## design/flow/design.v

```verilog
module unsigned_nonrestoring #(
    parameter int WIDTH = 32
) (
    input logic go,
    input logic[WIDTH-1:0] divisor,
    input logic[WIDTH-1:0] dividend,
    input logic clk, rst,
    output logic done,
    output logic[WIDTH-1:0] quotient,
    output logic[WIDTH-1:0] remainder,
    output logic divide_by_zero
);
typedef enum logic [1:0] {
    WAIT,
    COMPUTE,
    DONE
} state_t;
state_t next_state, state_R;
logic[WIDTH-1:0] Q_R, next_Q, quotient_R, next_quotient, remainder_R, next_remainder;
logic[WIDTH:0] A_R, next_A, B_R, next_B, B_twos_comp_R, next_B_twos_comp;
logic[$clog2(WIDTH):0] Count_R, next_Count;
logic done_R, next_done;
logic divide_by_zero_R, next_divide_by_zero;
assign done = done_R;
assign divide_by_zero = divide_by_zero_R;
assign quotient = quotient_R;
assign remainder = remainder_R;
always_ff @(posedge clk or posedge rst) begin
    if(rst) begin
        state_R <= WAIT;
        Q_R <= '0;
        A_R <= '0;
        B_R <= '0;
        B_twos_comp_R <= '0;
        Count_R <= '0;
        quotient_R <= '0;
        remainder_R <= '0;
        done_R <= 1'b0;
        divide_by_zero_R <= 1'b0;
    end
    else begin
        state_R <= next_state;
        Q_R <= next_Q;
        A_R <= next_A;
        B_R <= next_B;
        B_twos_comp_R <= next_B_twos_comp;
        Count_R <= next_Count;
        quotient_R <= next_quotient;
        remainder_R <= next_remainder;
        done_R <= next_done;
        divide_by_zero_R <= next_divide_by_zero;
    end
end 
logic[WIDTH:0] A_temp;
always_comb begin
    logic[WIDTH:0] one;
    one = 1;
    A_temp = '0;
    next_Q = Q_R;
    next_A = A_R;
    next_B = B_R;
    next_B_twos_comp = B_twos_comp_R;
    next_Count = Count_R;
    next_remainder = remainder_R;
    next_quotient = quotient_R;
    next_state = state_R;
    next_divide_by_zero = divide_by_zero_R;
    next_done = done_R;
    case(state_R)
        WAIT: begin
            if (go) begin
                if(divisor == 0) begin
                    next_state = DONE;
                    next_done = 1'b1;
                    next_divide_by_zero = 1'b1;
                end
                else begin
                    next_A = '0;
                    next_B = {1'b0,divisor};
                    next_B_twos_comp = ~next_B + one;
                    next_Q = dividend;
                    next_Count = WIDTH;
                    next_state = COMPUTE;
                end
            end
        end
        COMPUTE: begin
            if(A_R[WIDTH]) begin
                A_temp = {A_R[WIDTH-1:0], Q_R[WIDTH-1]};
                next_A = A_temp + B_R;
            end else begin
                A_temp = {A_R[WIDTH-1:0], Q_R[WIDTH-1]};
                next_A = A_temp + B_twos_comp_R;
            end
            next_Q = {Q_R[WIDTH-2:0],~next_A[WIDTH]};
            next_Count = Count_R - 1;
            if(next_Count == 0) begin 
                next_state = DONE;
                if(next_A[WIDTH]) next_remainder = next_A[WIDTH-1:0] + B_R;
                else next_remainder = next_A[WIDTH-1:0];
                next_quotient = next_Q[WIDTH-1:0];
                next_done = 1;
            end
        end
        DONE: begin
            next_done = 0;
            next_divide_by_zero = 1'b0;
            next_state = WAIT;
        end
    endcase
end
endmodule
```

## design/flow/run.sh

```bash
#!/bin/bash
# the make line also repeats each setting of config.mk as NAME=value (left out here)
make -C /OpenROAD-flow-scripts/flow DESIGN_CONFIG=/design/flow/config.mk WORK_HOME=/design/flow/orfs CLKGATE_MAP_FILE= finish
```

## design/flow/config.mk

```make
export PLATFORM = sky130hd
export DESIGN_NAME = unsigned_nonrestoring
export DESIGN_NICKNAME = unsigned_nonrestoring
export VERILOG_FILES = /design/flow/design.v
export SDC_FILE = /design/flow/constraint.sdc
export NUM_CORES = 4
export LEC_CHECK = 0
export CAP_MARGIN = 20
export CORE_MARGIN = 2
export CORE_UTILIZATION = 44
export SETUP_SLACK_MARGIN = 1.75
export SLEW_MARGIN = 20
export TNS_END_PERCENT = 20
```

## design/flow/constraint.sdc

```tcl
create_clock -name core_clock -period 6.33 [get_ports {clk}]
set_input_delay 1.2660 -clock core_clock [delete_from_list [all_inputs] [get_ports {clk}]]
set_output_delay 1.2660 -clock core_clock [all_outputs]
set_load 0.01 [all_outputs]
```

==> qor.csv, run 1 <==
stage,metric,value,unit
hold_path,worst hold stages,1,
critical_path,FF-to-FF Start,A_R[32],
final_timing,Worst Tran Pin Value,0.924,ns
clock_network,Clock Tree Buf Depth,3,
final_timing,Tmin final,5.13,ns
final_timing,setup TNS,0,ns
critical_path,crit-path max cell delay,0.53,ns
synthesis,Cell Type Count,70,
clock_network,CTS root buf,clkbuf_16,
grt,Total GRT Usage,0.225,
critical_path,CP Launch Type,flip-flop,
placed_design,Post-DP HPWL,22.5,mm
route,DR pass1 iterations,5,
grt,largest net degree at the start of global routing,112,
critical_path,r2r setup slk,1.20,ns
placed_design,routability-driven placement congestion ratio,0.913,
clock_network,H-tree Lvls,1,
synthesis,Floorplan Nets,1417,
synthesis,"Top FF cell, synth",dfrtp_1,
hold_path,HP Start,B_twos_comp_R[32],
floorplan,die width,172,um
synthesis,top cells by count,"203 x dfrtp_1, 179 x nand2_1, 113 x o21ai_0",
synthesis,Cells after Synth,1277,
synthesis,flops out of synthesis,204,
placed_design,dpl cell area,14100,um2
final_timing,post-route clock skew,0.0186,ns
route,Starting DRT DRC Count,559,
route,routed length per instance,17.8,um
placed_design,IO buf count,132,
clock_network,CTS buffer count,24,
synthesis,chip area in the Yosys report,12400,um2
final_timing,"Hold Violations, Final",0,
route,via count,9920,
critical_path,crit path DRT,6.73,ns
run,maxcap violations,0,
critical_path,Worst R2R Path Depth,25,
floorplan,Core Area,27800,um2
route,WL final,32.5,mm
synthesis,mux share,0.130,
final_timing,Slew Limit Fails,0,
clock_network,clock-pin transition on the worst setup and hold timing paths,0.06,ns
grt,first-pass GRT wire length,53.0,mm
clock_network,CTS tree,built,
route,Diodes inserted,0,
synthesis,"EDFF count, synth",0,
synthesis,cells in synth_stat.txt,1277,
critical_path,"Arr. time, crit path",5.53,ns
clock_network,hold_buf cts,0,
critical_path,maximum net fanout on the critical path,5,
critical_path,Critical Path End Type,flip-flop,
grt,Congestion Overflow GR,0,
synthesis,Top cells by area,"dfrtp_1 41%, mux2_2 8.4%, ha_1 7.2%",
final_timing,period utilisation layout,0.811,
synthesis,yosys warns,1,
synthesis,Dominant combinational family,AND-OR/OR-AND gates,
critical_path,CP Class,reg2reg,
floorplan,die extent in y,172,um
final_timing,Max-slew headroom,0.384,
final_timing,maximum clock frequency,195,MHz
critical_path,Setup crit end,remainder_R[31],
route,DR vias/cell,5.42,
critical_path,reg2reg end,remainder_R[31],
synthesis,"Cell Area, Synth",12400,um2
synthesis,"Seq/Total Area, Yosys",0.411,
synthesis,syn avg cell area,9.73,um2
run,tool warnings,38,
critical_path,WP buf/inv,3,
hold_path,Hold Path Class,reg2reg,
synthesis,ys async rst share,1.00,
route,DRC viols,0,
synthesis,"area leader, netlist",dfrtp_1,
outcome,status,no timing/DRC/antenna violations,
critical_path,slowest stage cell on the critical path,or4_1,
clock_network,worst skew pair latency,0.55,ns
route,ANT nets after route,0,
floorplan,fp util,0.447,
synthesis,simple share,0.126,
floorplan,I/O Pins,133,
clock_network,clk sinks,204,
synthesis,most numerous cell in the Yosys netlist,dfrtp_1,
grt,vias in the first global route,9866,
finish,fin nets,1574,
final_timing,Final setup viols,0,
critical_path,critical path depth in cells,25,
synthesis,Area leader share,0.409,
critical_path,"CP delay by family, top",AND-OR/OR-AND gates,
synthesis,xor/xnor share,0.0621,
floorplan,Site Rows,61,
finish,Area Growth Syn to Fin,28.7,%
final_timing,unrepaired setup endpoints after global routing,yes,
synthesis,"FA/HA/MAJ Cells, Area Fraction",0.0747,
floorplan,die area,29600,um2
grt,initial antenna violation count,0,
finish,tally of filler cells in the layout,2431,
critical_path,crit path launch,A_R[32],
synthesis,AO/OA Area Share,0.165,
finish,post-route cell area,16000,um2
hold_path,hold endpoint,B_twos_comp_R[32],
through the flow:
stage | cells | utilization | setup slack [ns] | hold WS, ns
floorplan | 1277 | - | 0.855 | 0.426
global placement | 1748 | 0.509 | 0.455 | 0.444
detailed placement | 1748 | 0.509 | 0.285 | 0.446
CTS | 1821 | 0.567 | 1.18 | 0.464
global route | 1830 | 0.576 | 0.971 | 0.484
finish | 1830 | 0.576 | 1.20 | 0.463
layer usage:
layer / vias to the layer above / track usage / wire (um)
met5: - / 0 / 0
met4: 0 / 0.0533 / 771
met3: 53 / 0.0504 / 1930
met2: 212 / 0.361 / 14700
met1: 4775 / 0.309 / 15100
li1: 4880 / - / -
cell type report:
| type | count | area, um2 | share of cell area |
|---|---|---|---|
| Inverter | 34 | 131 | 0.00821 |
| Tap cell | 378 | 473 | 0.0296 |
| Clock buffer | 33 | 704 | 0.0440 |
| Sequential cell | 204 | 5110 | 0.319 |
| Multi-Input combinational cell | 984 | 7550 | 0.472 |
| Timing Repair Buffer | 186 | 1840 | 0.115 |
| Clock inverter | 11 | 184 | 0.0115 |
repair_timing:
action                                  CTS  global route
pin swaps                                36            24
cloned                                    1             0
buffers inserted                         28             9
resized                                  84            37
endpoints found under the setup margin   40           106
==> run 2: changes to the inputs <==
- CORE_UTILIZATION: 44 -> 72
- PLACE_DENSITY_LB_ADDON: not set -> 0.25
- SETUP_SLACK_MARGIN: 1.75 -> not set
- TNS_END_PERCENT: 20 -> not set
- clock period: 6.33 -> 4.72 ns (I/O delays scaled with it)
==> qor.csv, run 2 <==
stage,metric,value,unit
outcome,Stopped at,5_1_grt,
clock_network,clk sinks,204,
floorplan,die extent in y,135,um
synthesis,Dominant combinational family,AND-OR/OR-AND gates,
floorplan,Site Rows,48,
floorplan,fp util,0.728,
placed_design,Setup WS pre-CTS,-0.860,ns
outcome,status,stopped before the end,
placed_design,routability-driven placement congestion ratio,0.984,
synthesis,Cells after Synth,1277,
synthesis,ys async rst share,1.00,
synthesis,yosys warns,1,
floorplan,Core Area,17100,um2
clock_network,CTS buffer count,22,
synthesis,"area leader, netlist",dfrtp_1,
floorplan,I/O Pins,133,
synthesis,chip area in the Yosys report,12400,um2
synthesis,Top cells by area,"dfrtp_1 41%, mux2_2 8.4%, ha_1 7.2%",
grt,Total GRT Usage,0.791,
synthesis,top cells by count,"203 x dfrtp_1, 179 x nand2_1, 113 x o21ai_0",
clock_network,hold_buf cts,0,
clock_network,CTS root buf,clkbuf_16,
synthesis,Cell Type Count,70,
synthesis,cells in synth_stat.txt,1277,
clock_network,Clock Tree Buf Depth,3,
synthesis,"FA/HA/MAJ Cells, Area Fraction",0.0747,
placed_design,dpl cells,1744,
synthesis,flops out of synthesis,204,
synthesis,"Seq/Total Area, Yosys",0.411,
grt,Congestion Overflow GR,4,
synthesis,mux share,0.130,
floorplan,die width,135,um
placed_design,Post-DP HPWL,26.7,mm
synthesis,most numerous cell in the Yosys netlist,dfrtp_1,
synthesis,Area leader share,0.409,
synthesis,Floorplan Nets,1417,
synthesis,simple share,0.126,
synthesis,xor/xnor share,0.0621,
synthesis,AO/OA Area Share,0.165,
clock_network,H-tree Lvls,1,
placed_design,IO buf count,132,
synthesis,"Top FF cell, synth",dfrtp_1,
synthesis,"Cell Area, Synth",12400,um2
floorplan,die area,18300,um2
synthesis,syn avg cell area,9.73,um2
synthesis,"EDFF count, synth",0,
outcome,error msg,[ERROR GRT-0116] Global routing finished with congestion. Check the congestion regions in the DRC Viewer.,
[run 2: repair_timing]
| action | in CTS |
|---|---|
| endpoints found under the setup margin | 20 |
| resized | 91 |
| endpoints found under the hold margin | 0 |
| pin swaps | 38 |
| gates cloned | 0 |
| setup buffers | 14 |
[run 2: metrics by stage]
stage	instance area [um2]	util	hold slack, ns	setup TNS [ns]
after floorplan	12500	-	0.426	-0.437
after global placement	15200	0.890	0.443	-1.67
after detailed placement	15200	0.890	0.453	-4.08
after CTS	16500	0.965	0.487	-1.85
[run 2: per-layer routing]
layer  overflow  global-route usage
met1          0               0.795
met2          3               0.926
met3          1               0.683
met4          0               0.766
met5          0               0.344
==> run 3: changes to the inputs <==
- ABC_AREA: not set -> 1
- CORE_ASPECT_RATIO: not set -> 0.5
- CORE_UTILIZATION: 72 -> 65
- CTS_CLUSTER_DIAMETER: not set -> 244
- CTS_CLUSTER_SIZE: not set -> 100
- PLACE_DENSITY: not set -> 0.36
- PLACE_DENSITY_LB_ADDON: 0.25 -> not set
- clock period: 4.72 -> 3.32 ns (I/O delays scaled with it)
==> qor.csv, run 3 <==
stage,metric,value,unit
placed_design,IO buf count,132,
placed_design,Setup WS pre-CTS,-0.608,ns
synthesis,"Seq/Total Area, Yosys",0.378,
synthesis,flops out of synthesis,204,
synthesis,Top cells by area,"dfrtp_1 38%, nand2_1 21%, ha_1 6.6%",
synthesis,top cells by count,"757 x nand2_1, 203 x dfrtp_1, 189 x inv_1",
synthesis,"Cell Area, Synth",13500,um2
placed_design,dpl cells,2528,
clock_network,CTS root buf,clkbuf_16,
clock_network,H-tree Lvls,1,
grt,Congestion Overflow GR,17,
synthesis,most numerous cell in the Yosys netlist,nand2_1,
floorplan,die width,208,um
grt,Total GRT Usage,0.757,
floorplan,Site Rows,37,
synthesis,Floorplan Nets,2075,
synthesis,yosys warns,1,
placed_design,routability-driven placement congestion ratio,1.00,
synthesis,"EDFF count, synth",0,
floorplan,fp util,0.661,
placed_design,Post-DP HPWL,36.1,mm
synthesis,syn avg cell area,6.99,um2
synthesis,"Top FF cell, synth",dfrtp_1,
synthesis,ys async rst share,1.00,
synthesis,xor/xnor share,0.0460,
clock_network,hold_buf cts,0,
placed_design,dpl cell area,16900,um2
floorplan,die area,22000,um2
outcome,Stopped at,5_1_grt,
synthesis,cells in synth_stat.txt,1935,
synthesis,Dominant combinational family,simple AND/OR/NAND/NOR gates,
synthesis,simple share,0.321,
synthesis,Cells after Synth,1935,
synthesis,mux share,0,
synthesis,chip area in the Yosys report,13500,um2
floorplan,die extent in y,106,um
floorplan,Core Area,20500,um2
synthesis,Cell Type Count,47,
synthesis,"FA/HA/MAJ Cells, Area Fraction",0.0687,
outcome,error msg,[ERROR GRT-0232] Routing congestion too high. Check the congestion heatmap in the GUI.,
clock_network,Clock Tree Buf Depth,3,
outcome,status,stopped before the end,
clock_network,clk sinks,204,
floorplan,I/O Pins,133,
synthesis,"area leader, netlist",dfrtp_1,
clock_network,CTS buffer count,6,
synthesis,Area leader share,0.376,
synthesis,AO/OA Area Share,0.109,
run 3: metal layers:
metal	GRT usage	GRT overflow
met1	0.760	0
met2	0.910	4
met4	0.647	9
met3	0.667	4
met5	0.451	0
run 3: per-stage QoR:
step                TNS (ns)  hold slack [ns]
global placement       -8.59            0.460
detailed placement    -11.88            0.465
CTS                    -1.47            0.479
floorplan            -0.0676            0.440
run 3: what timing repair did:
action                                  4_1_cts
pin swaps                                    43
buffers inserted                             25
endpoints found under the setup margin       25
gates resized                               147
==> run 4: changes to the inputs <==
- ABC_AREA: 1 -> 0
- CAP_MARGIN: 20 -> 30
- CELL_PAD_IN_SITES_DETAIL_PLACEMENT: not set -> 1
- CELL_PAD_IN_SITES_GLOBAL_PLACEMENT: not set -> 2
- CORE_ASPECT_RATIO: 0.5 -> not set
- CORE_UTILIZATION: 65 -> 61
- CTS_CLUSTER_DIAMETER: 244 -> 316
- CTS_CLUSTER_SIZE: 100 -> not set
- MAX_ROUTING_LAYER: not set -> met5
- PLACE_DENSITY: 0.36 -> not set
- PLACE_DENSITY_LB_ADDON: not set -> 0.21
- SETUP_SLACK_MARGIN: not set -> -0.28
- TNS_END_PERCENT: not set -> 10
- clock period: 3.32 -> 3.18 ns (I/O delays scaled with it)
==> qor.csv, run 4 <==
stage,metric,value,unit
synthesis,Top cells by area,"dfrtp_1 41%, mux2_2 8.4%, ha_1 7.2%",
outcome,error msg,[ERROR FLW-0024] Place density exceeds 1.0 (current PLACE_DENSITY_LB_ADDON =  0.21). Please check if the value of  PLACE_DENSITY_LB_ADDON is between 0 and 0.99.,
synthesis,Floorplan Nets,1417,
synthesis,ys async rst share,1.00,
synthesis,"area leader, netlist",dfrtp_1,
synthesis,chip area in the Yosys report,12400,um2
floorplan,die extent in y,147,um
synthesis,"Cell Area, Synth",12400,um2
floorplan,die area,21500,um2
synthesis,"Top FF cell, synth",dfrtp_1,
synthesis,Area leader share,0.409,
synthesis,cells in synth_stat.txt,1277,
floorplan,Core Area,20100,um2
synthesis,"FA/HA/MAJ Cells, Area Fraction",0.0747,
synthesis,simple share,0.126,
synthesis,Dominant combinational family,AND-OR/OR-AND gates,
synthesis,top cells by count,"203 x dfrtp_1, 179 x nand2_1, 113 x o21ai_0",
synthesis,Cells after Synth,1277,
synthesis,xor/xnor share,0.0621,
floorplan,Site Rows,52,
synthesis,most numerous cell in the Yosys netlist,dfrtp_1,
outcome,Stopped at,3_1_place_gp_skip_io,
synthesis,mux share,0.130,
synthesis,syn avg cell area,9.73,um2
floorplan,die width,147,um
synthesis,flops out of synthesis,204,
synthesis,"Seq/Total Area, Yosys",0.411,
floorplan,fp util,0.618,
synthesis,"EDFF count, synth",0,
synthesis,AO/OA Area Share,0.165,
outcome,status,stopped before the end,
synthesis,yosys warns,1,
synthesis,Cell Type Count,70,
==> run 5: changes to the inputs <==
- ABC_AREA: 0 -> not set
- CAP_MARGIN: 30 -> 0
- CELL_PAD_IN_SITES_DETAIL_PLACEMENT: 1 -> 2
- CELL_PAD_IN_SITES_GLOBAL_PLACEMENT: 2 -> not set
- CORE_ASPECT_RATIO: not set -> 0.57
- CORE_MARGIN: 2 -> 7
- CORE_UTILIZATION: 61 -> 43
- CTS_CLUSTER_DIAMETER: 316 -> 253
- CTS_CLUSTER_SIZE: not set -> 72
- GPL_ROUTABILITY_DRIVEN: not set -> 0
- MIN_ROUTING_LAYER: not set -> met1
- PLACE_DENSITY: not set -> 0.72
- PLACE_DENSITY_LB_ADDON: 0.21 -> not set
- SETUP_SLACK_MARGIN: -0.28 -> not set
- SLEW_MARGIN: 20 -> 40
- TNS_END_PERCENT: 10 -> 70
- clock period: 3.18 -> 4.04 ns (I/O delays scaled with it)
==> qor.csv, run 5 <==
stage,metric,value,unit
outcome,status,stopped before the end,
outcome,Stopped at,3_5_place_dp,
outcome,error msg,[ERROR DPL-0033] detailed placement checks failed during check placement.,
synthesis,flops out of synthesis,204,
synthesis,top cells by count,"203 x dfrtp_1, 179 x nand2_1, 113 x o21ai_0",
synthesis,"Cell Area, Synth",12400,um2
floorplan,die extent in y,142,um
synthesis,Floorplan Nets,1417,
floorplan,die width,239,um
synthesis,"Top FF cell, synth",dfrtp_1,
synthesis,"Seq/Total Area, Yosys",0.411,
floorplan,die area,34000,um2
synthesis,Area leader share,0.409,
synthesis,ys async rst share,1.00,
synthesis,chip area in the Yosys report,12400,um2
synthesis,Top cells by area,"dfrtp_1 41%, mux2_2 8.4%, ha_1 7.2%",
synthesis,Cell Type Count,70,
synthesis,"EDFF count, synth",0,
synthesis,simple share,0.126,
placed_design,IO buf count,132,
floorplan,Site Rows,46,
floorplan,fp util,0.442,
synthesis,xor/xnor share,0.0621,
synthesis,"FA/HA/MAJ Cells, Area Fraction",0.0747,
synthesis,cells in synth_stat.txt,1277,
synthesis,most numerous cell in the Yosys netlist,dfrtp_1,
floorplan,I/O Pins,133,
synthesis,AO/OA Area Share,0.165,
floorplan,Core Area,28100,um2
synthesis,Cells after Synth,1277,
synthesis,yosys warns,1,
synthesis,mux share,0.130,
synthesis,syn avg cell area,9.73,um2
synthesis,"area leader, netlist",dfrtp_1,
synthesis,Dominant combinational family,AND-OR/OR-AND gates,
==> run 5: stage by stage <==
stage	setup slack (ns)	TNS [ns]	cells	cell area, um2
after floorplan	-1.43	-11.81	1277	12400
after global placement	-1.24	-13.03	2007	16200
==> run 6: changes to the inputs <==
- ABC_AREA: not set -> 1
- CAP_MARGIN: 0 -> 20
- CELL_PAD_IN_SITES_DETAIL_PLACEMENT: 2 -> not set
- CORE_ASPECT_RATIO: 0.57 -> not set
- CORE_MARGIN: 7 -> 2
- CORE_UTILIZATION: 43 -> 72
- CTS_CLUSTER_DIAMETER: 253 -> 233
- CTS_CLUSTER_SIZE: 72 -> 98
- GPL_ROUTABILITY_DRIVEN: 0 -> not set
- MAX_ROUTING_LAYER: met5 -> met4
- MIN_ROUTING_LAYER: met1 -> not set
- PLACE_DENSITY: 0.72 -> not set
- PLACE_DENSITY_LB_ADDON: not set -> 0.08
- SETUP_SLACK_MARGIN: not set -> 1.15
- SLEW_MARGIN: 40 -> 20
- TNS_END_PERCENT: 70 -> not set
- clock period: 4.04 -> 3.87 ns (I/O delays scaled with it)
==> qor.csv, run 6 <==
stage,metric,value,unit
floorplan,Core Area,18600,um2
synthesis,xor/xnor share,0.0460,
synthesis,"Top FF cell, synth",dfrtp_1,
synthesis,"Seq/Total Area, Yosys",0.378,
synthesis,"EDFF count, synth",0,
synthesis,chip area in the Yosys report,13500,um2
placed_design,IO buf count,132,
floorplan,die extent in y,141,um
floorplan,I/O Pins,133,
synthesis,AO/OA Area Share,0.109,
synthesis,ys async rst share,1.00,
floorplan,die width,141,um
synthesis,"FA/HA/MAJ Cells, Area Fraction",0.0687,
synthesis,most numerous cell in the Yosys netlist,nand2_1,
synthesis,top cells by count,"757 x nand2_1, 203 x dfrtp_1, 189 x inv_1",
floorplan,fp util,0.728,
synthesis,yosys warns,1,
synthesis,cells in synth_stat.txt,1935,
clock_network,CTS buffer count,6,
outcome,status,stopped before the end,
synthesis,mux share,0,
synthesis,simple share,0.321,
outcome,error msg,"[ERROR DPL-0038] Utilization greater than 100%, impossible to legalize",
synthesis,"Cell Area, Synth",13500,um2
synthesis,Area leader share,0.376,
clock_network,clk sinks,204,
synthesis,Top cells by area,"dfrtp_1 38%, nand2_1 21%, ha_1 6.6%",
outcome,Stopped at,5_1_grt,
synthesis,"area leader, netlist",dfrtp_1,
clock_network,H-tree Lvls,1,
synthesis,Cell Type Count,47,
synthesis,Cells after Synth,1935,
synthesis,syn avg cell area,6.99,um2
clock_network,CTS root buf,clkbuf_16,
synthesis,Floorplan Nets,2075,
synthesis,flops out of synthesis,204,
floorplan,Site Rows,50,
placed_design,dpl cells,2281,
floorplan,die area,19900,um2
placed_design,Setup WS pre-CTS,-0.00762,ns
placed_design,routability-driven placement congestion ratio,1.15,
synthesis,Dominant combinational family,simple AND/OR/NAND/NOR gates,
placed_design,Post-DP HPWL,30.8,mm
clock_network,Clock Tree Buf Depth,3,
run 6: per-stage QoR:
stage | hold WS (ns) | instance area [um2]
after floorplan | 0.440 | 14000
after global placement | 0.461 | 15600
after detailed placement | 0.464 | 15600
after CTS | 0.523 | 16700
run 6: repair_timing:
action | 4_1_cts
resized | 120
endpoints found under the setup margin | 117
cloned | 3
pin swaps | 50
hold buffers | 0
setup buffers | 32
==> run 7: changes to the inputs <==
- CTS_CLUSTER_DIAMETER: 233 -> not set
- MAX_ROUTING_LAYER: met4 -> not set
- clock period: 3.87 -> 3.96 ns (I/O delays scaled with it)
==> qor.csv, run 7 <==
stage,metric,value,unit
outcome,status,stopped before the end,
outcome,Stopped at,4_1_cts,
outcome,error msg,[ERROR DPL-0033] detailed placement checks failed during check placement.,
floorplan,Core Area,18600,um2
synthesis,syn avg cell area,6.99,um2
synthesis,mux share,0,
synthesis,flops out of synthesis,204,
synthesis,top cells by count,"757 x nand2_1, 203 x dfrtp_1, 189 x inv_1",
floorplan,die extent in y,141,um
synthesis,"Cell Area, Synth",13500,um2
floorplan,Site Rows,50,
synthesis,cells in synth_stat.txt,1935,
synthesis,Top cells by area,"dfrtp_1 38%, nand2_1 21%, ha_1 6.6%",
synthesis,"EDFF count, synth",0,
placed_design,dpl cells,2276,
synthesis,Cells after Synth,1935,
synthesis,AO/OA Area Share,0.109,
floorplan,I/O Pins,133,
synthesis,Floorplan Nets,2075,
synthesis,"Top FF cell, synth",dfrtp_1,
synthesis,"Seq/Total Area, Yosys",0.378,
synthesis,yosys warns,1,
placed_design,dpl cell area,15600,um2
synthesis,ys async rst share,1.00,
floorplan,die area,19900,um2
synthesis,most numerous cell in the Yosys netlist,nand2_1,
synthesis,xor/xnor share,0.0460,
floorplan,fp util,0.728,
synthesis,"area leader, netlist",dfrtp_1,
placed_design,Setup WS pre-CTS,0.0373,ns
synthesis,Area leader share,0.376,
synthesis,Cell Type Count,47,
placed_design,routability-driven placement congestion ratio,1.10,
floorplan,die width,141,um
synthesis,"FA/HA/MAJ Cells, Area Fraction",0.0687,
placed_design,Post-DP HPWL,30.2,mm
placed_design,IO buf count,132,
synthesis,chip area in the Yosys report,13500,um2
synthesis,simple share,0.321,
synthesis,Dominant combinational family,simple AND/OR/NAND/NOR gates,
## run 7: metrics by stage
| stage | hold WS [ns] | utilization |
|---|---|---|
| detailed placement | 0.465 | 0.841 |
| global placement | 0.461 | 0.841 |
| floorplan | 0.440 | - |
==> run 8: changes to the inputs <==
- CTS_CLUSTER_DIAMETER: not set -> 383
- CTS_CLUSTER_SIZE: 98 -> 39
- PLACE_DENSITY: not set -> 0.92
- PLACE_DENSITY_LB_ADDON: 0.08 -> not set
- SETUP_SLACK_MARGIN: 1.15 -> not set
- TNS_END_PERCENT: not set -> 5
- clock period: 3.96 -> 3.74 ns (I/O delays scaled with it)
==> qor.csv, run 8 <==
stage,metric,value,unit
synthesis,"FA/HA/MAJ Cells, Area Fraction",0.0687,
synthesis,cells in synth_stat.txt,1935,
synthesis,yosys warns,1,
clock_network,Clock Tree Buf Depth,3,
synthesis,"EDFF count, synth",0,
floorplan,Core Area,18600,um2
outcome,status,stopped before the end,
clock_network,CTS root buf,clkbuf_16,
synthesis,Cell Type Count,47,
floorplan,die extent in y,141,um
synthesis,most numerous cell in the Yosys netlist,nand2_1,
synthesis,mux share,0,
synthesis,xor/xnor share,0.0460,
synthesis,flops out of synthesis,204,
floorplan,Site Rows,50,
synthesis,AO/OA Area Share,0.109,
clock_network,clk sinks,204,
outcome,Stopped at,5_1_grt,
placed_design,IO buf count,132,
floorplan,I/O Pins,133,
clock_network,hold_buf cts,0,
placed_design,Post-DP HPWL,32.5,mm
floorplan,fp util,0.728,
synthesis,syn avg cell area,6.99,um2
grt,Congestion Overflow GR,102,
synthesis,"Top FF cell, synth",dfrtp_1,
clock_network,H-tree Lvls,1,
synthesis,Cells after Synth,1935,
synthesis,"Seq/Total Area, Yosys",0.378,
synthesis,top cells by count,"757 x nand2_1, 203 x dfrtp_1, 189 x inv_1",
grt,Total GRT Usage,0.766,
synthesis,Top cells by area,"dfrtp_1 38%, nand2_1 21%, ha_1 6.6%",
synthesis,simple share,0.321,
synthesis,Dominant combinational family,simple AND/OR/NAND/NOR gates,
placed_design,routability-driven placement congestion ratio,1.10,
synthesis,"Cell Area, Synth",13500,um2
floorplan,die area,19900,um2
synthesis,"area leader, netlist",dfrtp_1,
synthesis,chip area in the Yosys report,13500,um2
floorplan,die width,141,um
clock_network,CTS buffer count,9,
synthesis,Floorplan Nets,2075,
outcome,error msg,[ERROR GRT-0232] Routing congestion too high. Check the congestion heatmap in the GUI.,
placed_design,dpl cell area,15900,um2
synthesis,ys async rst share,1.00,
synthesis,Area leader share,0.376,
placed_design,Setup WS pre-CTS,-0.282,ns
-- run 8: metrics by stage --
stage / cells / utilization / TNS [ns]
floorplan: 1935 / - / 0
global placement: 2388 / 0.857 / -0.504
detailed placement: 2388 / 0.857 / -2.68
CTS: 2404 / 0.889 / 0
-- run 8: what timing repair did --
item                                   in CTS
resized                                    65
pin swaps                                  10
endpoints found under the hold margin       0
setup endpoints to repair                  21
setup buffers                               5
-- run 8: per-layer routing --
metal  GRT overflow  track usage
met1              3        0.777
met2             49        0.938
met3              6        0.610
met4             44        0.735
met5              0        0.278
==> run 9: changes to the inputs <==
- ABC_AREA: 1 -> not set
- CAP_MARGIN: 20 -> 40
- CORE_UTILIZATION: 72 -> 66
- CTS_CLUSTER_DIAMETER: 383 -> not set
- CTS_CLUSTER_SIZE: 39 -> 40
- HOLD_SLACK_MARGIN: not set -> 0.27
- PLACE_DENSITY: 0.92 -> not set
- TNS_END_PERCENT: 5 -> not set
- clock period: 3.74 -> 3.3 ns (I/O delays scaled with it)
==> qor.csv, run 9 <==
stage,metric,value,unit
outcome,status,stopped before the end,
outcome,Stopped at,5_1_grt,
outcome,error msg,[ERROR GRT-0116] Global routing finished with congestion. Check the congestion regions in the DRC Viewer.,
grt,Congestion Overflow GR,93,
clock_network,H-tree Lvls,1,
synthesis,AO/OA Area Share,0.165,
floorplan,die area,19900,um2
floorplan,I/O Pins,133,
floorplan,fp util,0.669,
synthesis,Cells after Synth,1277,
floorplan,Core Area,18600,um2
synthesis,chip area in the Yosys report,12400,um2
placed_design,Setup WS pre-CTS,-2.07,ns
synthesis,flops out of synthesis,204,
synthesis,"FA/HA/MAJ Cells, Area Fraction",0.0747,
synthesis,Floorplan Nets,1417,
synthesis,cells in synth_stat.txt,1277,
clock_network,Clock Tree Buf Depth,3,
synthesis,Area leader share,0.409,
synthesis,"Seq/Total Area, Yosys",0.411,
clock_network,clk sinks,204,
synthesis,Cell Type Count,70,
floorplan,die extent in y,141,um
placed_design,routability-driven placement congestion ratio,0.975,
synthesis,"Top FF cell, synth",dfrtp_1,
synthesis,top cells by count,"203 x dfrtp_1, 179 x nand2_1, 113 x o21ai_0",
synthesis,xor/xnor share,0.0621,
clock_network,CTS root buf,clkbuf_16,
clock_network,CTS buffer count,23,
synthesis,most numerous cell in the Yosys netlist,dfrtp_1,
floorplan,die width,141,um
synthesis,Top cells by area,"dfrtp_1 41%, mux2_2 8.4%, ha_1 7.2%",
synthesis,"area leader, netlist",dfrtp_1,
grt,Total GRT Usage,0.769,
synthesis,"Cell Area, Synth",12400,um2
synthesis,mux share,0.130,
synthesis,yosys warns,1,
placed_design,Post-DP HPWL,29.2,mm
placed_design,dpl cells,1880,
floorplan,Site Rows,50,
synthesis,syn avg cell area,9.73,um2
synthesis,ys async rst share,1.00,
synthesis,"EDFF count, synth",0,
synthesis,simple share,0.126,
synthesis,Dominant combinational family,AND-OR/OR-AND gates,
placed_design,IO buf count,132,
## run 9: timing repair
action,4_1_cts
hold buffers,0
buffers inserted,27
pin swaps,55
resized,131
setup endpoints to repair,115
gates cloned,0
## run 9: per-stage QoR
step | instance area, um2 | TNS [ns] | hold slack, ns
floorplan | 12700 | -21.00 | 0.426
global placement | 16300 | -77.47 | 0.442
detailed placement | 16300 | -104.02 | 0.447
CTS | 17900 | -40.02 | 0.488
## run 9: layer usage
metal / GRT overflow / global-route usage
met1: 0 / 0.778
met2: 45 / 0.951
met3: 3 / 0.585
met4: 45 / 0.804
met5: 0 / 0.0777
==> run 10: changes to the inputs <==
- ABC_AREA: not set -> 1
- CAP_MARGIN: 40 -> 20
- CORE_UTILIZATION: 66 -> 72
- CTS_CLUSTER_SIZE: 40 -> 70
- HOLD_SLACK_MARGIN: 0.27 -> -0.07
- PLACE_DENSITY: not set -> 0.79
- TNS_END_PERCENT: not set -> 5
- clock period: 3.3 -> 3.62 ns (I/O delays scaled with it)
==> qor.csv, run 10 <==
stage,metric,value,unit
outcome,status,stopped before the end,
outcome,Stopped at,5_1_grt,
outcome,error msg,[ERROR GRT-0232] Routing congestion too high. Check the congestion heatmap in the GUI.,
placed_design,dpl cells,2388,
floorplan,die area,19900,um2
placed_design,Post-DP HPWL,31.8,mm
synthesis,top cells by count,"757 x nand2_1, 203 x dfrtp_1, 189 x inv_1",
synthesis,"EDFF count, synth",0,
synthesis,Dominant combinational family,simple AND/OR/NAND/NOR gates,
clock_network,hold_buf cts,0,
synthesis,ys async rst share,1.00,
floorplan,Core Area,18600,um2
clock_network,CTS buffer count,22,
placed_design,routability-driven placement congestion ratio,1.10,
synthesis,cells in synth_stat.txt,1935,
synthesis,AO/OA Area Share,0.109,
synthesis,yosys warns,1,
clock_network,H-tree Lvls,1,
synthesis,Cells after Synth,1935,
floorplan,I/O Pins,133,
floorplan,fp util,0.728,
synthesis,Top cells by area,"dfrtp_1 38%, nand2_1 21%, ha_1 6.6%",
placed_design,Setup WS pre-CTS,-0.500,ns
synthesis,"Top FF cell, synth",dfrtp_1,
grt,Total GRT Usage,1.10,
clock_network,clk sinks,204,
placed_design,dpl cell area,16000,um2
clock_network,CTS root buf,clkbuf_16,
synthesis,mux share,0,
grt,Congestion Overflow GR,2556,
synthesis,chip area in the Yosys report,13500,um2
synthesis,"FA/HA/MAJ Cells, Area Fraction",0.0687,
clock_network,Clock Tree Buf Depth,3,
synthesis,most numerous cell in the Yosys netlist,nand2_1,
synthesis,Cell Type Count,47,
synthesis,simple share,0.321,
synthesis,"Cell Area, Synth",13500,um2
synthesis,flops out of synthesis,204,
synthesis,Area leader share,0.376,
synthesis,xor/xnor share,0.0460,
synthesis,syn avg cell area,6.99,um2
floorplan,die width,141,um
synthesis,"Seq/Total Area, Yosys",0.378,
floorplan,Site Rows,50,
synthesis,"area leader, netlist",dfrtp_1,
floorplan,die extent in y,141,um
synthesis,Floorplan Nets,2075,
placed_design,IO buf count,132,
-- run 10: layer usage --
layer,track usage,overflow
met3,0.844,57
met5,0.664,13
met1,0.921,46
met4,1.20,468
met2,1.49,1972
-- run 10: through the flow --
stage	utilization	TNS [ns]
4_1_cts	0.927	-0.278
3_5_place_dp	0.859	-5.04
2_1_floorplan	-	-0.145
3_3_place_gp	0.859	-1.61
-- run 10: repair_timing --
item | 4_1_cts
endpoints found under the setup margin | 22
setup buffers | 14
gates resized | 107
cloned | 0
pin swaps | 19
==> run 11: changes to the inputs <==
- ABC_AREA: 1 -> not set
- CELL_PAD_IN_SITES_DETAIL_PLACEMENT: not set -> 0
- CELL_PAD_IN_SITES_GLOBAL_PLACEMENT: not set -> 2
- CORE_MARGIN: 2 -> 4
- CORE_UTILIZATION: 72 -> 35
- CTS_CLUSTER_SIZE: 70 -> 13
- HOLD_SLACK_MARGIN: -0.07 -> not set
- MAX_ROUTING_LAYER: not set -> met4
- MIN_ROUTING_LAYER: not set -> met1
- PLACE_DENSITY: 0.79 -> not set
- PLACE_DENSITY_LB_ADDON: not set -> 0.05
- TNS_END_PERCENT: 5 -> not set
- clock period: 3.62 -> 6.0 ns (I/O delays scaled with it)
==> qor.csv, run 11 <==
stage,metric,value,unit
synthesis,Cell Type Count,70,
grt,vias in the first global route,9929,
clock_network,Clock Tree Buf Depth,3,
clock_network,CTS tree,built,
grt,largest net degree at the start of global routing,113,
final_timing,unrepaired setup endpoints after global routing,no,
critical_path,crit-path cells,"mux2i_1, inv_1, ha_1, a211oi_1, o21ai_0, a21oi_1, o21ai_0, o22ai_1, o21ai_0, xnor2_1, ha_1, nand3_1, nor2_1, a221oi_1, o2111ai_2, a31oi_2, o21bai_2, a2111oi_2, or4_1, nand3_1, xnor2_1, o21ai_0",
critical_path,"CP delay by family, top",AND-OR/OR-AND gates,
critical_path,critical path depth in cells,22,
critical_path,Critical Path End Type,flip-flop,
run,tool warnings,35,
synthesis,syn avg cell area,9.73,um2
clock_network,CTS buffer count,26,
route,ANT nets after route,0,
clock_network,clock-pin transition on the worst setup and hold timing paths,0.06,ns
critical_path,crit path DRT,6.39,ns
critical_path,FF-to-FF Start,A_R[32],
critical_path,"Arr. time, crit path",5.95,ns
finish,fin nets,1563,
synthesis,flops out of synthesis,204,
placed_design,routability-driven placement congestion ratio,0.876,
synthesis,ys async rst share,1.00,
synthesis,top cells by count,"203 x dfrtp_1, 179 x nand2_1, 113 x o21ai_0",
final_timing,post-route clock skew,0.0102,ns
grt,Total GRT Usage,0.185,
synthesis,Top cells by area,"dfrtp_1 41%, mux2_2 8.4%, ha_1 7.2%",
clock_network,worst skew pair latency,0.53,ns
synthesis,yosys warns,1,
route,Starting DRT DRC Count,416,
placed_design,dpl cells,1849,
final_timing,"Hold Violations, Final",0,
floorplan,die width,196,um
critical_path,most used cell along the critical path,o21ai_0,
synthesis,mux share,0.130,
grt,initial antenna violation count,3,
synthesis,xor/xnor share,0.0621,
placed_design,Post-DP HPWL,25.8,mm
final_timing,Max-slew headroom,0.395,
synthesis,Cells after Synth,1277,
route,routed length per instance,18.2,um
finish,post-route cell area,15300,um2
finish,final std cells w/o fill,1901,
run,maxcap violations,0,
final_timing,Final setup viols,0,
floorplan,fp util,0.357,
synthesis,simple share,0.126,
synthesis,most numerous cell in the Yosys netlist,dfrtp_1,
critical_path,maximum net fanout on the critical path,9,
route,via count,9628,
final_timing,Tmin final,5.56,ns
synthesis,chip area in the Yosys report,12400,um2
synthesis,"FA/HA/MAJ Cells, Area Fraction",0.0747,
final_timing,maximum clock frequency,180,MHz
final_timing,Slew Limit Fails,0,
floorplan,Site Rows,68,
critical_path,CP Class,reg2reg,
synthesis,Area leader share,0.409,
synthesis,AO/OA Area Share,0.165,
critical_path,CP Launch Type,flip-flop,
route,DR vias/cell,5.06,
critical_path,Worst R2R Path Depth,22,
floorplan,I/O Pins,133,
critical_path,reg2reg end,remainder_R[31],
synthesis,Dominant combinational family,AND-OR/OR-AND gates,
route,WL final,34.7,mm
outcome,status,no timing/DRC/antenna violations,
finish,Area Growth Syn to Fin,23.5,%
synthesis,Floorplan Nets,1417,
finish,final core utilization,0.441,
floorplan,Core Area,34800,um2
clock_network,clk sinks,204,
clock_network,CTS root buf,clkbuf_16,
placed_design,IO buf count,132,
floorplan,die extent in y,196,um
clock_network,H-tree Lvls,1,
hold_path,Hold Path Class,reg2reg,
critical_path,crit path launch,A_R[32],
route,DRC viols,0,
critical_path,Setup crit end,remainder_R[31],
synthesis,"Cell Area, Synth",12400,um2
route,DR pass1 iterations,5,
final_timing,setup TNS,0,ns
hold_path,hold endpoint,B_twos_comp_R[32],
synthesis,"area leader, netlist",dfrtp_1,
synthesis,"Top FF cell, synth",dfrtp_1,
grt,Congestion Overflow GR,0,
placed_design,dpl cell area,14400,um2
floorplan,die area,38600,um2
synthesis,"EDFF count, synth",0,
synthesis,"Seq/Total Area, Yosys",0.411,
critical_path,crit-path max cell delay,0.50,ns
final_timing,period utilisation layout,0.927,
grt,first-pass GRT wire length,56.5,mm
finish,tally of filler cells in the layout,3450,
hold_path,worst hold stages,1,
critical_path,slowest stage cell on the critical path,dfrtp_2,
hold_path,HP Start,B_twos_comp_R[32],
critical_path,r2r setup slk,0.44,ns
clock_network,hold_buf cts,0,
final_timing,Worst Tran Pin Value,0.907,ns
synthesis,cells in synth_stat.txt,1277,
critical_path,WP buf/inv,1,
-- run 11: metrics by stage --
step	setup slack, ns	hold slack [ns]
2_1_floorplan	0.525	0.426
3_3_place_gp	0.171	0.447
3_5_place_dp	0.0410	0.451
4_1_cts	0.0625	0.466
5_1_grt	0.00109	0.499
6_report	0.439	0.463
-- run 11: repair_timing --
action	in CTS	in global routing
endpoints found under the setup margin	0	4
resized	0	9
setup buffers	0	1
endpoints found under the hold margin	0	0
-- run 11: routing by layer --
| layer | wire length (um) | track usage |
|---|---|---|
| met5 | 0 | - |
| met4 | 552 | 0.0347 |
| met3 | 1830 | 0.0383 |
| met2 | 15100 | 0.276 |
| met1 | 17200 | 0.263 |
-- run 11: cell type report --
| type | count | area [um2] | area share |
|---|---|---|---|
| Antenna cell | 3 | 7.51 | 0.000489 |
| Inverter | 34 | 131 | 0.00857 |
| Tap cell | 455 | 569 | 0.0371 |
| Sequential cell | 204 | 5110 | 0.333 |
| Clock inverter | 9 | 97.6 | 0.00636 |
| Timing Repair Buffer | 173 | 1670 | 0.109 |
| Multi-Input combinational cell | 984 | 6980 | 0.455 |
| Clock buffer | 39 | 781 | 0.0509 |
==> run 12: changes to the inputs <==
- CELL_PAD_IN_SITES_DETAIL_PLACEMENT: 0 -> 2
- CELL_PAD_IN_SITES_GLOBAL_PLACEMENT: 2 -> not set
- CORE_MARGIN: 4 -> 5
- CORE_UTILIZATION: 35 -> 43
- CTS_CLUSTER_SIZE: 13 -> 72
- MAX_ROUTING_LAYER: met4 -> not set
- SETUP_SLACK_MARGIN: not set -> -0.17
- SLEW_MARGIN: 20 -> 40
- TNS_END_PERCENT: not set -> 70
- clock period: 6.0 -> 3.96 ns (I/O delays scaled with it)
==> qor.csv, run 12 <==
stage,metric,value,unit
floorplan,fp util,0.434,
synthesis,"Top FF cell, synth",dfrtp_1,
synthesis,"area leader, netlist",dfrtp_1,
synthesis,xor/xnor share,0.0621,
synthesis,"Seq/Total Area, Yosys",0.411,
synthesis,flops out of synthesis,204,
synthesis,yosys warns,1,
synthesis,syn avg cell area,9.73,um2
synthesis,top cells by count,"203 x dfrtp_1, 179 x nand2_1, 113 x o21ai_0",
floorplan,I/O Pins,133,
synthesis,chip area in the Yosys report,12400,um2
floorplan,die width,180,um
placed_design,routability-driven placement congestion ratio,0.890,
floorplan,Core Area,28600,um2
floorplan,die extent in y,180,um
outcome,Stopped at,3_5_place_dp,
synthesis,"EDFF count, synth",0,
floorplan,die area,32400,um2
synthesis,Cells after Synth,1277,
synthesis,Cell Type Count,70,
synthesis,"Cell Area, Synth",12400,um2
synthesis,"FA/HA/MAJ Cells, Area Fraction",0.0747,
synthesis,Top cells by area,"dfrtp_1 41%, mux2_2 8.4%, ha_1 7.2%",
outcome,error msg,[ERROR DPL-0033] detailed placement checks failed during check placement.,
synthesis,Floorplan Nets,1417,
synthesis,Dominant combinational family,AND-OR/OR-AND gates,
synthesis,most numerous cell in the Yosys netlist,dfrtp_1,
floorplan,Site Rows,62,
synthesis,ys async rst share,1.00,
synthesis,cells in synth_stat.txt,1277,
synthesis,simple share,0.126,
placed_design,IO buf count,132,
synthesis,Area leader share,0.409,
outcome,status,stopped before the end,
synthesis,mux share,0.130,
synthesis,AO/OA Area Share,0.165,
## run 12: metrics by stage
stage             setup WS (ns)  hold slack (ns)
global placement          -1.80            0.447
floorplan                 -1.51            0.426
==> run 13: changes to the inputs <==
- ABC_AREA: not set -> 1
- CELL_PAD_IN_SITES_DETAIL_PLACEMENT: 2 -> not set
- CORE_MARGIN: 5 -> 2
- CORE_UTILIZATION: 43 -> 68
- CTS_CLUSTER_DIAMETER: not set -> 372
- CTS_CLUSTER_SIZE: 72 -> 36
- PLACE_DENSITY_LB_ADDON: 0.05 -> not set
- SETUP_SLACK_MARGIN: -0.17 -> 0.83
- SLEW_MARGIN: 40 -> 20
- TNS_END_PERCENT: 70 -> 100
- clock period: 3.96 -> 3.27 ns (I/O delays scaled with it)
==> qor.csv, run 13 <==
stage,metric,value,unit
synthesis,yosys warns,1,
synthesis,most numerous cell in the Yosys netlist,nand2_1,
synthesis,"FA/HA/MAJ Cells, Area Fraction",0.0687,
floorplan,die extent in y,145,um
floorplan,Site Rows,51,
floorplan,die area,21000,um2
synthesis,xor/xnor share,0.0460,
synthesis,flops out of synthesis,204,
synthesis,simple share,0.321,
floorplan,die width,145,um
placed_design,dpl cell area,17100,um2
synthesis,AO/OA Area Share,0.109,
synthesis,syn avg cell area,6.99,um2
outcome,Stopped at,4_1_cts,
placed_design,routability-driven placement congestion ratio,1.04,
synthesis,"Top FF cell, synth",dfrtp_1,
floorplan,I/O Pins,133,
placed_design,Post-DP HPWL,34.0,mm
synthesis,Floorplan Nets,2075,
synthesis,"area leader, netlist",dfrtp_1,
synthesis,ys async rst share,1.00,
floorplan,Core Area,19500,um2
synthesis,Cells after Synth,1935,
synthesis,chip area in the Yosys report,13500,um2
floorplan,fp util,0.695,
synthesis,"EDFF count, synth",0,
outcome,status,stopped before the end,
placed_design,IO buf count,132,
synthesis,top cells by count,"757 x nand2_1, 203 x dfrtp_1, 189 x inv_1",
placed_design,Setup WS pre-CTS,-0.555,ns
outcome,error msg,[ERROR DPL-0033] detailed placement checks failed during check placement.,
synthesis,Area leader share,0.376,
synthesis,"Cell Area, Synth",13500,um2
synthesis,mux share,0,
synthesis,cells in synth_stat.txt,1935,
synthesis,Cell Type Count,47,
synthesis,"Seq/Total Area, Yosys",0.378,
synthesis,Dominant combinational family,simple AND/OR/NAND/NOR gates,
synthesis,Top cells by area,"dfrtp_1 38%, nand2_1 21%, ha_1 6.6%",
[run 13: stage by stage]
| step | std cells | hold slack [ns] |
|---|---|---|
| after detailed placement | 2508 | 0.465 |
| after global placement | 2508 | 0.460 |
| after floorplan | 1935 | 0.440 |
==> run 14: changes to the inputs <==
- ABC_AREA: 1 -> 0
- CORE_UTILIZATION: 68 -> 72
- CTS_CLUSTER_DIAMETER: 372 -> not set
- CTS_CLUSTER_SIZE: 36 -> not set
- MIN_ROUTING_LAYER: met1 -> not set
- PLACE_DENSITY_LB_ADDON: not set -> 0.25
- SETUP_SLACK_MARGIN: 0.83 -> 1.15
- TNS_END_PERCENT: 100 -> not set
- clock period: 3.27 -> 4.51 ns (I/O delays scaled with it)
==> qor.csv, run 14 <==
stage,metric,value,unit
synthesis,cells in synth_stat.txt,1277,
synthesis,top cells by count,"203 x dfrtp_1, 179 x nand2_1, 113 x o21ai_0",
placed_design,dpl cells,1778,
synthesis,syn avg cell area,9.73,um2
floorplan,die extent in y,135,um
synthesis,"Cell Area, Synth",12400,um2
synthesis,xor/xnor share,0.0621,
placed_design,IO buf count,132,
synthesis,flops out of synthesis,204,
floorplan,Core Area,17100,um2
outcome,status,stopped before the end,
synthesis,ys async rst share,1.00,
synthesis,"Seq/Total Area, Yosys",0.411,
synthesis,"Top FF cell, synth",dfrtp_1,
synthesis,chip area in the Yosys report,12400,um2
synthesis,AO/OA Area Share,0.165,
synthesis,Cells after Synth,1277,
floorplan,fp util,0.728,
floorplan,I/O Pins,133,
synthesis,Dominant combinational family,AND-OR/OR-AND gates,
synthesis,Area leader share,0.409,
synthesis,most numerous cell in the Yosys netlist,dfrtp_1,
synthesis,"area leader, netlist",dfrtp_1,
floorplan,die area,18300,um2
floorplan,Site Rows,48,
synthesis,"EDFF count, synth",0,
outcome,Stopped at,4_1_cts,
synthesis,Cell Type Count,70,
placed_design,routability-driven placement congestion ratio,0.974,
outcome,error msg,"[ERROR DPL-0038] Utilization greater than 100%, impossible to legalize",
synthesis,Floorplan Nets,1417,
synthesis,Top cells by area,"dfrtp_1 41%, mux2_2 8.4%, ha_1 7.2%",
synthesis,mux share,0.130,
synthesis,"FA/HA/MAJ Cells, Area Fraction",0.0747,
synthesis,yosys warns,1,
floorplan,die width,135,um
synthesis,simple share,0.126,
placed_design,Post-DP HPWL,29.6,mm
-- run 14: metrics by stage --
| stage | hold slack (ns) | worst slack [ns] | cell area [um2] |
|---|---|---|---|
| after detailed placement | 0.470 | -1.05 | 15600 |
| after floorplan | 0.426 | -0.446 | 12700 |
| after global placement | 0.445 | -0.620 | 15600 |
==> run 15: changes to the inputs <==
- ABC_AREA: 0 -> not set
- CORE_UTILIZATION: 72 -> 40
- PLACE_DENSITY_LB_ADDON: 0.25 -> not set
- SETUP_SLACK_MARGIN: 1.15 -> 0.02
- TNS_END_PERCENT: not set -> 25
- clock period: 4.51 -> 3.19 ns (I/O delays scaled with it)
==> qor.csv, run 15 <==
stage,metric,value,unit
route,routed length per instance,17.2,um
final_timing,period utilisation layout,1.61,
clock_network,clock-pin transition on the worst setup and hold timing paths,0.06,ns
critical_path,CP Class,reg2reg,
placed_design,IO buf count,132,
synthesis,yosys warns,1,
critical_path,Critical Path End Type,flip-flop,
route,WL final,36.9,mm
synthesis,top cells by count,"203 x dfrtp_1, 179 x nand2_1, 113 x o21ai_0",
final_timing,maximum clock frequency,195,MHz
hold_path,Hold Path Class,reg2reg,
finish,fin nets,1876,
final_timing,Worst Tran Pin Value,0.785,ns
route,via count,11210,
hold_path,HP Start,B_twos_comp_R[32],
synthesis,AO/OA Area Share,0.165,
final_timing,Tmin final,5.14,ns
placed_design,routability-driven placement congestion ratio,0.918,
floorplan,die area,32500,um2
clock_network,clk sinks,204,
synthesis,Area leader share,0.409,
critical_path,r2r setup slk,-1.95,ns
synthesis,"Seq/Total Area, Yosys",0.411,
critical_path,maximum net fanout on the critical path,6,
finish,Area Growth Syn to Fin,50.7,%
grt,largest net degree at the start of global routing,60,
floorplan,Site Rows,64,
outcome,status,finished with violations,
synthesis,"FA/HA/MAJ Cells, Area Fraction",0.0747,
critical_path,WP buf/inv,0,
synthesis,chip area in the Yosys report,12400,um2
final_timing,Max-slew headroom,0.476,
synthesis,simple share,0.126,
synthesis,"Cell Area, Synth",12400,um2
synthesis,Floorplan Nets,1417,
grt,Congestion Overflow GR,0,
critical_path,Setup crit end,remainder_R[31],
floorplan,fp util,0.406,
critical_path,FF-to-FF Start,A_R[32],
hold_path,worst hold stages,1,
run,tool warnings,36,
synthesis,Cells after Synth,1277,
grt,initial antenna violation count,1,
synthesis,most numerous cell in the Yosys netlist,dfrtp_1,
grt,Total GRT Usage,0.220,
final_timing,Slew Limit Fails,0,
hold_path,hold endpoint,B_twos_comp_R[32],
placed_design,Post-DP HPWL,26.9,mm
synthesis,"EDFF count, synth",0,
grt,vias in the first global route,11386,
synthesis,ys async rst share,1.00,
critical_path,critical path depth in cells,23,
synthesis,"Top FF cell, synth",dfrtp_1,
final_timing,setup TNS,-46.47,ns
final_timing,unrepaired setup endpoints after global routing,yes,
grt,first-pass GRT wire length,59.0,mm
critical_path,crit-path cells,"mux2_2, ha_1, nor2_2, a21oi_4, a2111oi_4, o21ai_2, o41ai_4, o21ba_4, o21ai_4, a31oi_1, xnor2_1, ha_1, nand3_2, nor2_4, nand2_2, o2111ai_4, a31oi_4, o21bai_4, a2111oi_4, or4_4, nand3_2, xnor2_1, o21ai_1",
final_timing,Final setup viols,44,
clock_network,CTS buffer count,24,
floorplan,die width,180,um
final_timing,post-route clock skew,0.0138,ns
clock_network,CTS tree,built,
clock_network,worst skew pair latency,0.55,ns
synthesis,mux share,0.130,
synthesis,Dominant combinational family,AND-OR/OR-AND gates,
clock_network,H-tree Lvls,1,
critical_path,crit-path max cell delay,0.55,ns
synthesis,syn avg cell area,9.73,um2
critical_path,reg2reg end,remainder_R[31],
route,Starting DRT DRC Count,640,
final_timing,final hold slack,0.476,ns
floorplan,die extent in y,180,um
synthesis,flops out of synthesis,204,
critical_path,crit path launch,A_R[32],
outcome,layout check failures,setup timing,
synthesis,cells in synth_stat.txt,1277,
critical_path,crit path DRT,3.59,ns
floorplan,I/O Pins,133,
synthesis,xor/xnor share,0.0621,
route,DR vias/cell,5.22,
final_timing,setup ws final,-1.95,ns
route,DR pass1 iterations,5,
critical_path,"CP delay by family, top",AND-OR/OR-AND gates,
critical_path,Worst R2R Path Depth,23,
route,DRC viols,0,
synthesis,Top cells by area,"dfrtp_1 41%, mux2_2 8.4%, ha_1 7.2%",
synthesis,Cell Type Count,70,
floorplan,Core Area,30600,um2
clock_network,CTS root buf,clkbuf_16,
synthesis,"area leader, netlist",dfrtp_1,
final_timing,"Hold Violations, Final",0,
clock_network,Clock Tree Buf Depth,3,
critical_path,"Arr. time, crit path",5.54,ns
run,maxcap violations,0,
critical_path,CP Launch Type,flip-flop,
critical_path,slowest stage cell on the critical path,or4_4,
route,ANT nets after route,0,
[run 15: repair_timing]
action,in CTS,in global routing
hold buffers,0,0
setup buffers,18,23
pin swaps,61,55
resized,99,79
endpoints found under the setup margin,59,142
gates cloned,0,3
[run 15: per-layer routing]
| layer | part of all wire | track usage | wire length, um | up-vias |
|---|---|---|---|---|
| li1 | - | - | - | 5482 |
| met1 | 0.45 | 0.298 | 16700 | 5396 |
| met2 | 0.46 | 0.357 | 16900 | 263 |
| met3 | 0.060 | 0.0461 | 2200 | 69 |
| met4 | 0.030 | 0.0603 | 1120 | 0 |
| met5 | 0 | 0 | 0 | - |
[run 15: metrics by stage]
| stage | instances | area [um2] | worst slack [ns] | utilization |
|---|---|---|---|---|
| global placement | 2063 | 16600 | -2.22 | 0.544 |
| global route | 2148 | 18700 | -2.26 | 0.612 |
| floorplan | 1277 | 12500 | -1.79 | - |
| detailed placement | 2063 | 16600 | -2.38 | 0.544 |
| finish | 2149 | 18700 | -1.95 | 0.612 |
| CTS | 2123 | 18100 | -1.81 | 0.591 |
[run 15: area by class of cell]
cell class,count,area (um2)
Inverter,34,131
Fill cell,2526,11900
Clock inverter,10,131
Tap cell,396,495
Clock buffer,32,691
Multi-Input combinational cell,984,7780
Antenna cell,1,2.50
Timing Repair Buffer,488,4380
Sequential cell,204,5110
==> run 16: changes to the inputs <==
- CELL_PAD_IN_SITES_DETAIL_PLACEMENT: not set -> 2
- CELL_PAD_IN_SITES_GLOBAL_PLACEMENT: not set -> 2
- CORE_MARGIN: 2 -> 9
- CTS_CLUSTER_DIAMETER: not set -> 371
- MAX_ROUTING_LAYER: not set -> met5
- MIN_ROUTING_LAYER: not set -> met2
- SETUP_SLACK_MARGIN: 0.02 -> not set
- TNS_END_PERCENT: 25 -> 10
- clock period: 3.19 -> 6.7 ns (I/O delays scaled with it)
==> qor.csv, run 16 <==
stage,metric,value,unit
floorplan,die extent in y,194,um
hold_path,worst hold stages,1,
synthesis,AO/OA Area Share,0.165,
floorplan,fp util,0.406,
placed_design,routability-driven placement congestion ratio,0.878,
final_timing,Final setup viols,0,
synthesis,chip area in the Yosys report,12400,um2
critical_path,crit path DRT,7.11,ns
final_timing,period utilisation layout,0.925,
synthesis,mux share,0.130,
final_timing,Max-slew headroom,0.297,
outcome,status,no timing/DRC/antenna violations,
synthesis,"FA/HA/MAJ Cells, Area Fraction",0.0747,
critical_path,CP Launch Type,flip-flop,
critical_path,slowest stage cell on the critical path,dfrtp_2,
critical_path,crit-path max cell delay,0.51,ns
route,via count,14244,
finish,Storage cell area,5110,um2
final_timing,Worst Tran Pin Value,1.05,ns
clock_network,hold_buf cts,0,
critical_path,maximum net fanout on the critical path,10,
floorplan,die area,37700,um2
placed_design,Post-DP HPWL,30.1,mm
route,top layer in use,met5,
route,DR pass1 iterations,7,
critical_path,reg2reg end,remainder_R[31],
synthesis,yosys warns,1,
floorplan,I/O Pins,133,
synthesis,"EDFF count, synth",0,
route,Metal-1 WL,0,um
clock_network,clk sinks,204,
synthesis,"Seq/Total Area, Yosys",0.411,
run,tool warnings,35,
critical_path,CP Class,reg2reg,
final_timing,Tmin final,6.20,ns
final_timing,post-route clock skew,0.0235,ns
finish,final core utilization,0.493,
route,WL final,42.1,mm
floorplan,Core Area,30600,um2
finish,fin nets,1542,
clock_network,worst skew pair latency,0.55,ns
synthesis,"area leader, netlist",dfrtp_1,
clock_network,Clock Tree Buf Depth,3,
clock_network,clock-pin transition on the worst setup and hold timing paths,0.06,ns
clock_network,CTS tree,built,
synthesis,Top cells by area,"dfrtp_1 41%, mux2_2 8.4%, ha_1 7.2%",
hold_path,HP Start,B_twos_comp_R[32],
route,DR vias/cell,7.83,
final_timing,"Hold Violations, Final",0,
route,metal2 WL,22.7,mm
final_timing,maximum clock frequency,161,MHz
synthesis,xor/xnor share,0.0621,
synthesis,ys async rst share,1.00,
critical_path,crit path launch,A_R[32],
synthesis,"Cell Area, Synth",12400,um2
synthesis,flops out of synthesis,204,
floorplan,Site Rows,64,
synthesis,Cell Type Count,70,
grt,Congestion Overflow GR,0,
clock_network,CTS root buf,clkbuf_16,
critical_path,crit-path cells,"buf_4, mux2_2, ha_1, nand2_1, a211o_1, o21ai_1, o41ai_4, o21ba_2, o21ai_0, a31oi_1, xnor2_1, ha_1, inv_1, nor2_1, a221oi_1, o2111ai_1, a31oi_1, o21bai_2, a2111oi_4, or4_1, nand3_1, xnor2_1, o21ai_0",
synthesis,syn avg cell area,9.73,um2
route,DRC viols,0,
critical_path,r2r setup slk,0.50,ns
synthesis,most numerous cell in the Yosys netlist,dfrtp_1,
hold_path,Hold Path Class,reg2reg,
grt,Total GRT Usage,0.328,
finish,Area Growth Syn to Fin,21.3,%
placed_design,IO buf count,132,
synthesis,Area leader share,0.409,
critical_path,Critical Path End Type,flip-flop,
route,Starting DRT DRC Count,1460,
finish,tally of filler cells in the layout,3194,
critical_path,"Arr. time, crit path",6.61,ns
critical_path,FF-to-FF Start,A_R[32],
synthesis,Dominant combinational family,AND-OR/OR-AND gates,
hold_path,hold endpoint,B_twos_comp_R[32],
finish,area of the multi-input gates,6970,um2
route,routed length per instance,23.2,um
critical_path,WP buf/inv,2,
grt,largest net degree at the start of global routing,90,
grt,vias in the first global route,17191,
final_timing,unrepaired setup endpoints after global routing,no,
synthesis,Floorplan Nets,1417,
floorplan,die width,194,um
synthesis,simple share,0.126,
route,ANT nets after route,0,
synthesis,top cells by count,"203 x dfrtp_1, 179 x nand2_1, 113 x o21ai_0",
grt,first-pass GRT wire length,66.7,mm
final_timing,Slew Limit Fails,0,
clock_network,H-tree Lvls,1,
run,maxcap violations,0,
grt,initial antenna violation count,0,
final_timing,setup TNS,0,ns
critical_path,Setup crit end,remainder_R[31],
route,met3 WL,17.6,mm
synthesis,"Top FF cell, synth",dfrtp_1,
critical_path,critical path depth in cells,23,
clock_network,CTS buffer count,25,
critical_path,Worst R2R Path Depth,23,
synthesis,cells in synth_stat.txt,1277,
synthesis,Cells after Synth,1277,
critical_path,"CP delay by family, top",AND-OR/OR-AND gates,
## run 16: final cells by class
cell class | count | area share
Timing Repair Buffer | 153 | 0.0989
Clock inverter | 14 | 0.0125
Sequential cell | 204 | 0.339
Multi-Input combinational cell | 984 | 0.462
Clock buffer | 31 | 0.0457
Inverter | 34 | 0.00872
Antenna cell | 2 | 0.000332
Tap cell | 396 | 0.0329
## run 16: what timing repair did
item,4_1_cts,5_1_grt
setup buffers,0,0
gates resized,0,5
endpoints found under the setup margin,0,1
## run 16: stage by stage
step	instances	setup WS (ns)	hold slack, ns	area [um2]
3_5_place_dp	1771	0.426	0.446	14200
6_report	1818	0.503	0.467	15100
3_3_place_gp	1771	0.757	0.457	14200
5_1_grt	1816	0.0688	0.514	15100
4_1_cts	1816	0.240	0.466	15000
2_1_floorplan	1277	1.23	0.426	12400
## run 16: routing by layer
layer,vias to the layer above,track usage
li1,4769,-
met1,5037,-
met2,4207,0.398
met3,225,0.444
met4,6,0.0390
met5,-,0.0422
